==> 02-10 <==
// ALU
module ALU (
    input Clk,
    input Reset,
    input [7:0] operand_A, operand_B,
    input [3:0] Sel,
    output [7:0] Out,
    output [3:0] Flag);
clock: 11.7 ns
lec_check: 0
cap_margin: 10
core_margin: 2
core_utilization: 72
cts_cluster_diameter: 29
gpl_timing_driven: 1
hold_slack_margin: -0.1
max_routing_layer: met5
place_density: 0.64
setup_slack_margin: 3.39
slew_margin: 20
tns_end_percent: 80
run.sh (not shown) runs the stock make flow with config.mk's settings and CLKGATE_MAP_FILE=.
==> inputs of 01-24, as changes to 02-10 <==
Settings changed: CAP_MARGIN 10 to 20, CORE_UTILIZATION 72 to 40, CTS_CLUSTER_DIAMETER 29 to default, GPL_TIMING_DRIVEN 1 to default, HOLD_SLACK_MARGIN -0.1 to default, MAX_ROUTING_LAYER met5 to default, PLACE_DENSITY 0.64 to default, SETUP_SLACK_MARGIN 3.39 to default, TNS_END_PERCENT 80 to default.
==> flow/constraint.sdc (replaced) <==
create_clock -name core_clock -period 13.5 [get_ports {Clk}]
set_input_delay 2.7000 -clock core_clock [delete_from_list [all_inputs] [get_ports {Clk}]]
set_output_delay 2.7000 -clock core_clock [all_outputs]
set_load 0.01 [all_outputs]
==> inputs of 02-18, as changes to 02-10 <==
Settings changed: CAP_MARGIN 10 to 20, CORE_MARGIN 2 to 10, CORE_UTILIZATION 72 to 31, CTS_CLUSTER_DIAMETER 29 to default, GPL_TIMING_DRIVEN 1 to default, HOLD_SLACK_MARGIN -0.1 to default, MAX_ROUTING_LAYER met5 to default, PLACE_DENSITY 0.64 to default, SETUP_SLACK_MARGIN 3.39 to default, TNS_END_PERCENT 80 to 15.
==> flow/constraint.sdc (replaced) <==
create_clock -name core_clock -period 13.5 [get_ports {Clk}]
set_input_delay 2.7000 -clock core_clock [delete_from_list [all_inputs] [get_ports {Clk}]]
set_output_delay 2.7000 -clock core_clock [all_outputs]
set_load 0.01 [all_outputs]
==> notes <==
The die size of 02-18 is 2.8 times that of 02-10.
01-24 completed without violations. 02-18 ran to the end with no violations. 02-10 failed in global routing (5_1_grt).
Against 01-24, the setup slack of 02-18 is lower by 0.012 ns.
Between 02-18 and 01-24, the lower sequential power is in 02-18 (gap about 1%, measured against 01-24).
Between 01-24 and 02-18, the lower register-to-register slack is in 01-24 (gap 0.03 ns).
Of 01-24 and 02-18, 02-18 has the higher critical path depth (gap 6).
In 01-24 the combinational power is smaller than in 02-18, by about 3%.
Clock skew is about the same in 01-24 and 02-18.
Against 01-24, the total power of 02-18 is higher by about 3.4%.
==> figures <==
item                                                                                            01-24                      02-10                            02-18
Non-CTS inverters                                                                                  90                          -                               90
Static Leakage                                                                                3.34 nW                          -                          3.52 nW
Share of the core filled with cells                                                             47.1%                          -                            37.6%
Number of nets in the layout                                                                     1074                          -                             1106
Area-dominant cell class after layout                                 multi-input combinational cells                          -  multi-input combinational cells
Top cell by count, worst path                                                   sky130_fd_sc_hd__ha_1                          -            sky130_fd_sc_hd__ha_1
Total wire length after detailed routing                                                     22600 µm                          -                         23000 µm
Count of placed standard cells in the final layout, fillers left out                             1128                          -                             1220
Count of cells along the worst hold path                                                            1                          -                                1
Worst reg2reg startpoint                                                        Result[5]$_DFFE_PP0P_                          -            Result[1]$_DFFE_PP0P_
Clock buffer count                                                                                  3                          -                                4
Outcome                                                                      timing/DRC/antenna clean             did not finish         timing/DRC/antenna clean
Last stage reached                                                                                  -   global routing (5_1_grt)                                -
Crit path required time                                                                      13.61 ns                          -                         13.63 ns
Min-delay src                                                                  FlagCpy[2]$_DFFE_PP0P_                          -           FlagCpy[2]$_DFFE_PP0P_
Library cell used as clock root buffer                                     sky130_fd_sc_hd__clkbuf_16  sky130_fd_sc_hd__clkbuf_8       sky130_fd_sc_hd__clkbuf_16
Worst stage delay on the critical path                                                        0.54 ns                          -                          0.53 ns
Max layer used                                                                                   met4                          -                             met4

---

==> exp/juniper <==
==> flow/design.v <==
module ALU (
    input Clk,
    input Reset,
    input [7:0] operand_A, operand_B,
    input [3:0] Sel,
    output [7:0] Out,
    output [3:0] Flag);
    reg [7:0] Result;
    reg [3:0] FlagCpy;
    reg [7:0] nResult;
    reg [3:0] nFlag;
    reg [8:0] extendResult;
    reg [15:0] extendResult1;
    assign Out = Result;
    assign Flag = FlagCpy;
    always @(*)
    begin
        nResult = Result;
        nFlag = FlagCpy;
        extendResult = 9'd0;
        extendResult1 = 16'd0;
        case(Sel)
            4'h0:
                begin
                    extendResult = operand_A + operand_B;
                    if(extendResult >> 8 == 1)
                        nFlag = nFlag | 4'b0010;
                    else
                        nResult = extendResult[7:0];
                end
            4'h1:
                begin
                    if(operand_A < operand_B)
                        nFlag = nFlag | 4'b1000;
                    else
                        nResult = operand_A - operand_B;
                end
            4'h2:
                begin
                    extendResult1 = operand_A * operand_B;
                    if(extendResult1 >> 8 != 0)
                        nFlag = nFlag | 4'b0100;
                    else
                        nResult = operand_A * operand_B;
                    if(nResult == 0)
                        nFlag = nFlag | 4'b0001;
                end
            4'h3:
                begin
                    if(operand_A < operand_B)
                        nFlag = nFlag | 4'b1000;
                    else if(operand_B == 0)
                        nResult = 8'hFF;
                    else
                        nResult = operand_A / operand_B;
                    if(nResult == 0)
                        nFlag = nFlag | 4'b0001;
                end
            4'h4:
                begin
                extendResult1 = operand_A << operand_B;
                if(operand_B > 8 || (operand_A==1&&operand_B==8))
                    nFlag = nFlag | 4'b0010;
                else
                    begin
                    extendResult1 = operand_A << operand_B;
                    if(extendResult1 << 8 != 0)
                        nFlag = nFlag | 4'b0010;
                    else
                        nResult = operand_A << operand_B;
                    end
                if(nResult == 0)
                    nFlag = nFlag | 4'b0001;
                end
            4'h5:
                begin
                nResult = operand_A >> operand_B;
                if(nResult == 0)
                    nFlag = nFlag | 4'b0001;
                if(operand_B > 8 || (operand_B == 8 && operand_A==1) || (operand_B==7&&(operand_A == 2 || operand_A==3)) || operand_B==6&&(operand_A<=7&&operand_A>=4) || operand_B==5&&(operand_A<=15&&operand_A>=8) || operand_B==4&&(operand_A<=31&&operand_A>=16))
                    nFlag = nFlag | 4'b1000;
                end
            4'h6:
                begin
                nResult = operand_A & operand_B;
                if(nResult == 0)
                    nFlag = nFlag | 1;
                end
            4'h7:
                begin
                nResult = operand_A | operand_B;
                if(nResult == 0)
                    nFlag = nFlag | 1;
                end
            4'h8:
                begin
                nResult = operand_A ^ operand_B;
                if(nResult == 0)
                    nFlag = nFlag | 1;
                end
            4'h9:
                begin
                nResult = ~(operand_A ^ operand_B);
                if(nResult == 0)
                    nFlag = nFlag | 1;
                end
            4'hA:
                begin
                nResult = ~(operand_A & operand_B);
                if(nResult == 0)
                    nFlag = nFlag | 1;
                end
            4'hB:
                begin
                nResult = ~(operand_A | operand_B);
                if(nResult == 0)
                    nFlag = nFlag | 1;
                end
            default:
                nResult = 8'h00;
        endcase
    end
    always @(posedge Clk, posedge Reset)
    begin
        if(Reset) begin
            Result <= 8'h00;
            FlagCpy <= 4'b0000;
        end else begin
            Result <= nResult;
            FlagCpy <= nFlag;
        end
    end
endmodule
==> flow/run.sh <==
#!/bin/bash
# the make line also repeats each setting of config.mk as NAME=value (left out here)
make -C /OpenROAD-flow-scripts/flow DESIGN_CONFIG=/design/flow/config.mk WORK_HOME=/design/flow/orfs CLKGATE_MAP_FILE= finish
==> flow/config.mk <==
export PLATFORM = sky130hd
export DESIGN_NAME = ALU
export DESIGN_NICKNAME = ALU
export VERILOG_FILES = /design/flow/design.v
export SDC_FILE = /design/flow/constraint.sdc
export NUM_CORES = 4
export LEC_CHECK = 0
export CAP_MARGIN = 10
export CORE_ASPECT_RATIO = 0.5
export CORE_MARGIN = 2
export CORE_UTILIZATION = 30
export GPL_TIMING_DRIVEN = 1
export HOLD_SLACK_MARGIN = 0.14
export MAX_ROUTING_LAYER = met5
export PLACE_DENSITY = 0.89
export SETUP_SLACK_MARGIN = -0.9
export SLEW_MARGIN = 20
export TNS_END_PERCENT = 20
==> flow/constraint.sdc <==
create_clock -name core_clock -period 17.0 [get_ports {Clk}]
set_input_delay 3.4000 -clock core_clock [delete_from_list [all_inputs] [get_ports {Clk}]]
set_output_delay 3.4000 -clock core_clock [all_outputs]
set_load 0.01 [all_outputs]
==> inputs of exp/xenon, as changes to exp/juniper <==
Settings changed: CAP_MARGIN 10 to 20, CORE_ASPECT_RATIO 0.5 to not set, CORE_UTILIZATION 30 to 39, GPL_TIMING_DRIVEN 1 to not set, HOLD_SLACK_MARGIN 0.14 to not set, MAX_ROUTING_LAYER met5 to not set, PLACE_DENSITY 0.89 to not set, SETUP_SLACK_MARGIN -0.9 to not set, TNS_END_PERCENT 20 to not set.
==> flow/constraint.sdc (replaced) <==
create_clock -name core_clock -period 16.4 [get_ports {Clk}]
set_input_delay 3.2800 -clock core_clock [delete_from_list [all_inputs] [get_ports {Clk}]]
set_output_delay 3.2800 -clock core_clock [all_outputs]
set_load 0.01 [all_outputs]
==> results <==
                                                      exp/juniper       exp/xenon
Worst setup path start                               operand_B[7]    operand_B[6]
Reg2Reg Setup Slack                                      15.30 ns        14.75 ns
Pre-antenna DRT Iters                                           6               5
Placed Cells                                                1,181           1,106
Area overhead of the layout relative to synthesis          10.58%          9.386%
RD Place Congestion                                         1.065           1.017
Dpl ws                                                  0.7609 ns       0.9846 ns
Die Size                                              0.02322 mm2     0.01794 mm2
DR vias/cell                                                5.947           6.032
Met2 WL                                                   9553 um         9347 um
Combinational share of power                                0.822           0.835
Non-filler instance count after layout                      1,186           1,109
Number of clock-tree buffers in the layout                      4               3
Clock network area share                                  0.01220         0.01042
Result of the run                                  finished clean  finished clean
Number of diodes                                                1               0
Vias after detailed routing                                 7,053           6,690
Post-layout period usage                                   0.9547          0.9351
Average detailed-routed wire length per instance         18.32 um        19.67 um
Final worst setup slack                                 0.7707 ns        1.065 ns
Final non-filler cell area                           0.007282 mm2    0.007203 mm2
Grt met3 use                                              0.03571         0.02986
Cell area reported after detailed placement          0.007191 mm2    0.007128 mm2
Static power due to leakage                           0.003138 uW     0.003154 uW

---

==> v8 <==
RTL: the design.v shown in full above, as it stands there.
Settings: LEC_CHECK=0, CAP_MARGIN=20, CORE_MARGIN=10, CORE_UTILIZATION=40, SETUP_SLACK_MARGIN=-1.18, SLEW_MARGIN=20, TNS_END_PERCENT=50; clock period 13.5 ns.
==> inputs of v36, as changes to v8 <==
Settings changed: CELL_PAD_IN_SITES_GLOBAL_PLACEMENT set to 0, CORE_MARGIN 10 to 2, CORE_UTILIZATION 40 to 42, MIN_ROUTING_LAYER set to met2, SETUP_SLACK_MARGIN -1.18 to unset, SLEW_MARGIN 20 to 40, TNS_END_PERCENT 50 to unset.
==> inputs of v21, as changes to v8 <==
Settings changed: ABC_AREA set to 1, CAP_MARGIN 20 to 35, CORE_MARGIN 10 to 2, CORE_UTILIZATION 40 to 65, SETUP_SLACK_MARGIN -1.18 to -0.65, TNS_END_PERCENT 50 to unset.
==> flow/constraint.sdc (replaced) <==
create_clock -name core_clock -period 10.8 [get_ports {Clk}]
set_input_delay 2.1600 -clock core_clock [delete_from_list [all_inputs] [get_ports {Clk}]]
set_output_delay 2.1600 -clock core_clock [all_outputs]
set_load 0.01 [all_outputs]
==> inputs of v24, as changes to v8 <==
Settings changed: ABC_AREA set to 1, CORE_MARGIN 10 to 2, CORE_UTILIZATION 40 to 58, PLACE_DENSITY_LB_ADDON set to 0.06, SETUP_SLACK_MARGIN -1.18 to unset, TNS_END_PERCENT 50 to unset.
==> flow/constraint.sdc (replaced) <==
create_clock -name core_clock -period 9.28 [get_ports {Clk}]
set_input_delay 1.8560 -clock core_clock [delete_from_list [all_inputs] [get_ports {Clk}]]
set_output_delay 1.8560 -clock core_clock [all_outputs]
set_load 0.01 [all_outputs]
==> summary of the runs <==
- v24 produced a layout that fails on negative setup slack. v21 ran to the end with violations: negative setup slack. v8 reached the layout checks and failed them: negative setup slack. v36 went through all stages and came out clean.
- The lowest wire length belongs to v8, the highest to v24.
- Between v8 and v21, the lower design area is in v8 (gap about 11%, measured against v21).
- In clock skew, v36 and v21 hardly differ.
- In v36 the utilization is higher than in v8, by 2.9 points.
- In v36 the count of clock-buffer cells in the layout is higher than in v8, by 1.

---

==> indigo: inputs <==
Starts from the design.v that is shown in full above.
clock: 11.8 ns
lec_check: 0
cap_margin: 10
core_margin: 2
core_utilization: 70
cts_cluster_diameter: 40
cts_cluster_size: 32
gpl_timing_driven: 1
hold_slack_margin: -0.1
max_routing_layer: met4
place_density: 0.65
setup_slack_margin: 3.38
slew_margin: 20
tns_end_percent: 80
==> inputs of harbor, as changes to indigo <==
==> flow/config.mk (replaced) <==
export PLATFORM = sky130hd
export DESIGN_NAME = ALU
export DESIGN_NICKNAME = ALU
export VERILOG_FILES = /design/flow/design.v
export SDC_FILE = /design/flow/constraint.sdc
export NUM_CORES = 4
export LEC_CHECK = 0
export CAP_MARGIN = 10
export CORE_MARGIN = 2
export CORE_UTILIZATION = 72
export GPL_TIMING_DRIVEN = 1
export HOLD_SLACK_MARGIN = -0.1
export MAX_ROUTING_LAYER = met5
export PLACE_DENSITY = 0.64
export SETUP_SLACK_MARGIN = -0.9
export SLEW_MARGIN = 20
export TNS_END_PERCENT = 80
==> flow/constraint.sdc (replaced) <==
create_clock -name core_clock -period 11.7 [get_ports {Clk}]
set_input_delay 2.3400 -clock core_clock [delete_from_list [all_inputs] [get_ports {Clk}]]
set_output_delay 2.3400 -clock core_clock [all_outputs]
set_load 0.01 [all_outputs]
==> inputs of lagoon, as changes to indigo <==
==> flow/config.mk (replaced) <==
export PLATFORM = sky130hd
export DESIGN_NAME = ALU
export DESIGN_NICKNAME = ALU
export VERILOG_FILES = /design/flow/design.v
export SDC_FILE = /design/flow/constraint.sdc
export NUM_CORES = 4
export LEC_CHECK = 0
export ABC_AREA = 0
export CAP_MARGIN = 20
export CORE_MARGIN = 2
export CORE_UTILIZATION = 68
export PLACE_DENSITY_LB_ADDON = 0.06
export SLEW_MARGIN = 20
==> flow/constraint.sdc (replaced) <==
create_clock -name core_clock -period 11.4 [get_ports {Clk}]
set_input_delay 2.2800 -clock core_clock [delete_from_list [all_inputs] [get_ports {Clk}]]
set_output_delay 2.2800 -clock core_clock [all_outputs]
set_load 0.01 [all_outputs]
==> comparison <==
The lowest die area belongs to harbor, the highest to lagoon.
In synthesized cell count, lagoon and indigo do not differ.
indigo stopped in 5_1_grt. lagoon did not get past 5_1_grt. harbor produced a layout that fails on negative setup slack.
In synthesized area, lagoon and indigo do not differ.
No activity file was given, so power comes from the tool's default toggle rates.
